==> run a: inputs <==
==> flow/design.v (excerpt) <==
module ifft_top 
     (
         input   wire           clk           ,                 
         input   wire           rst           ,                 
		 input   wire           ifft_enable   ,                 
		 input   wire  [15:0]   in_0_real     ,                 
         input   wire  [15:0]   in_1_real     ,                 
         input   wire  [15:0]   in_2_real     ,                 
         input   wire  [15:0]   in_3_real     ,                 
         input   wire  [15:0]   in_4_real     ,                 
         input   wire  [15:0]   in_5_real     ,                 
         input   wire  [15:0]   in_6_real     ,                 
         input   wire  [15:0]   in_7_real     ,                 
         input   wire  [15:0]   in_8_real     ,                 
         input   wire  [15:0]   in_9_real     ,                 
         input   wire  [15:0]   in_10_real    ,                 
         input   wire  [15:0]   in_11_real    ,                 
		 input   wire  [15:0]   in_0_imag     ,                 
         input   wire  [15:0]   in_1_imag     ,                 
  ...
Settings: LEC_CHECK=0, ABC_AREA=0, CAP_MARGIN=25, CELL_PAD_IN_SITES_DETAIL_PLACEMENT=2, CORE_MARGIN=2, CORE_UTILIZATION=20, CTS_CLUSTER_DIAMETER=392, GPL_ROUTABILITY_DRIVEN=1, PLACE_DENSITY_LB_ADDON=0.0, SETUP_SLACK_MARGIN=-1.48, SLEW_MARGIN=20; clock period 20.0 ns.
run.sh (not shown) runs the stock make flow with config.mk's settings and CLKGATE_MAP_FILE=.
==> inputs of run b, as changes to run a <==
Settings changed: ABC_AREA 0 to not set, CAP_MARGIN 25 to 20, CELL_PAD_IN_SITES_DETAIL_PLACEMENT 2 to not set, CORE_UTILIZATION 20 to 68, CTS_CLUSTER_DIAMETER 392 to not set, GPL_ROUTABILITY_DRIVEN 1 to not set, PLACE_DENSITY_LB_ADDON 0.0 to not set, SETUP_SLACK_MARGIN -1.48 to not set.
==> flow/constraint.sdc (replaced) <==
create_clock -name core_clock -period 9.08 [get_ports {clk}]
set_input_delay 1.8160 -clock core_clock [delete_from_list [all_inputs] [get_ports {clk}]]
set_output_delay 1.8160 -clock core_clock [all_outputs]
set_load 0.01 [all_outputs]
==> qor summary <==
metric	run b	run a
Unrepaired setup endpoints after global routing	yes	no
Result of the run	finished with violations	complete, no violations
Violated checks	negative setup slack	-
Reg power frac	52.1%	46.7%
Number of antenna repair diodes	35	43
Worst hold start	p2s_real.r_3[0]$_DFFE_PN0P_	p2s_imag.r_11[13]$_DFFE_PN0P_
Critical path capture point	ifft_out_imag[14]	ifft_out_imag[15]
Max rail drop VDD	202 uV	59.8 uV
Slew of the pin with the lowest slew margin	1.27 ns	1.08 ns
Sequential share of cell area	32.7%	33.7%
Hold Path Sink	p2s_real.r_2[0]$_DFFE_PN0P_	p2s_imag.r_10[13]$_DFFE_PN0P_
Fraction of the core area covered by cells at the end of the flow	85.4%	24.3%
Total power per unit cell area	113 nW/um^2	58.6 nW/um^2
Tally of non-filler cells in the final layout	10500	13500
Floorplan die height	349 um	639 um
Critical R2R Capture	ram_2_imag.mem[8][11]$_DFFE_PP_	ram_2_imag.mem[7][15]$_DFFE_PP_

* * *

==> job 4597: inputs <==
Starting RTL as in the previous note.
Settings: LEC_CHECK=0, CAP_MARGIN=20, CORE_MARGIN=2, CORE_UTILIZATION=71, CTS_CLUSTER_DIAMETER=131, CTS_CLUSTER_SIZE=24, HOLD_SLACK_MARGIN=0.3, SETUP_SLACK_MARGIN=1.89, SLEW_MARGIN=20, TNS_END_PERCENT=60; clock period 12.9 ns.
==> job 4617: changes against job 4597 <==
Settings changed: CORE_UTILIZATION 71 to 58, CTS_CLUSTER_DIAMETER 131 to not set, CTS_CLUSTER_SIZE 24 to not set, HOLD_SLACK_MARGIN 0.3 to not set, SETUP_SLACK_MARGIN 1.89 to 2.52, TNS_END_PERCENT 60 to not set.
==> flow/constraint.sdc (replaced) <==
create_clock -name core_clock -period 8.72 [get_ports {clk}]
set_input_delay 1.7440 -clock core_clock [delete_from_list [all_inputs] [get_ports {clk}]]
set_output_delay 1.7440 -clock core_clock [all_outputs]
set_load 0.01 [all_outputs]
==> results.cfg <==
; flow metrics
[status]
so.violations = negative setup slack
status = finished with violations

[finish]
fin_cells = 10700

[global_route]
use_met2_pct = 59.6

[floorplanning]
die_h_um = 377
taps = 1794

[sta]
finalClockSkew_ps = 118
final.setup.worst_slack_ps = -3720
setup_viol = 544

[routing]
antennaDiodeCount = 25
dr.pass1.iters = 5

[place]
hpwlAfterDp_mm = 203
The numbers above come from job 4617.

==> results.cfg <==
; flow metrics
[status]
status = finished with violations
so.violations = negative setup slack

[floorplanning]
die_h_um = 341
taps = 1500

[sta]
setup_viol = 17
final.setup.worst_slack_ps = -309

[place]
hpwlAfterDp_mm = 194
The numbers above come from job 4597.

Power is estimated from default activity; no workload was simulated.
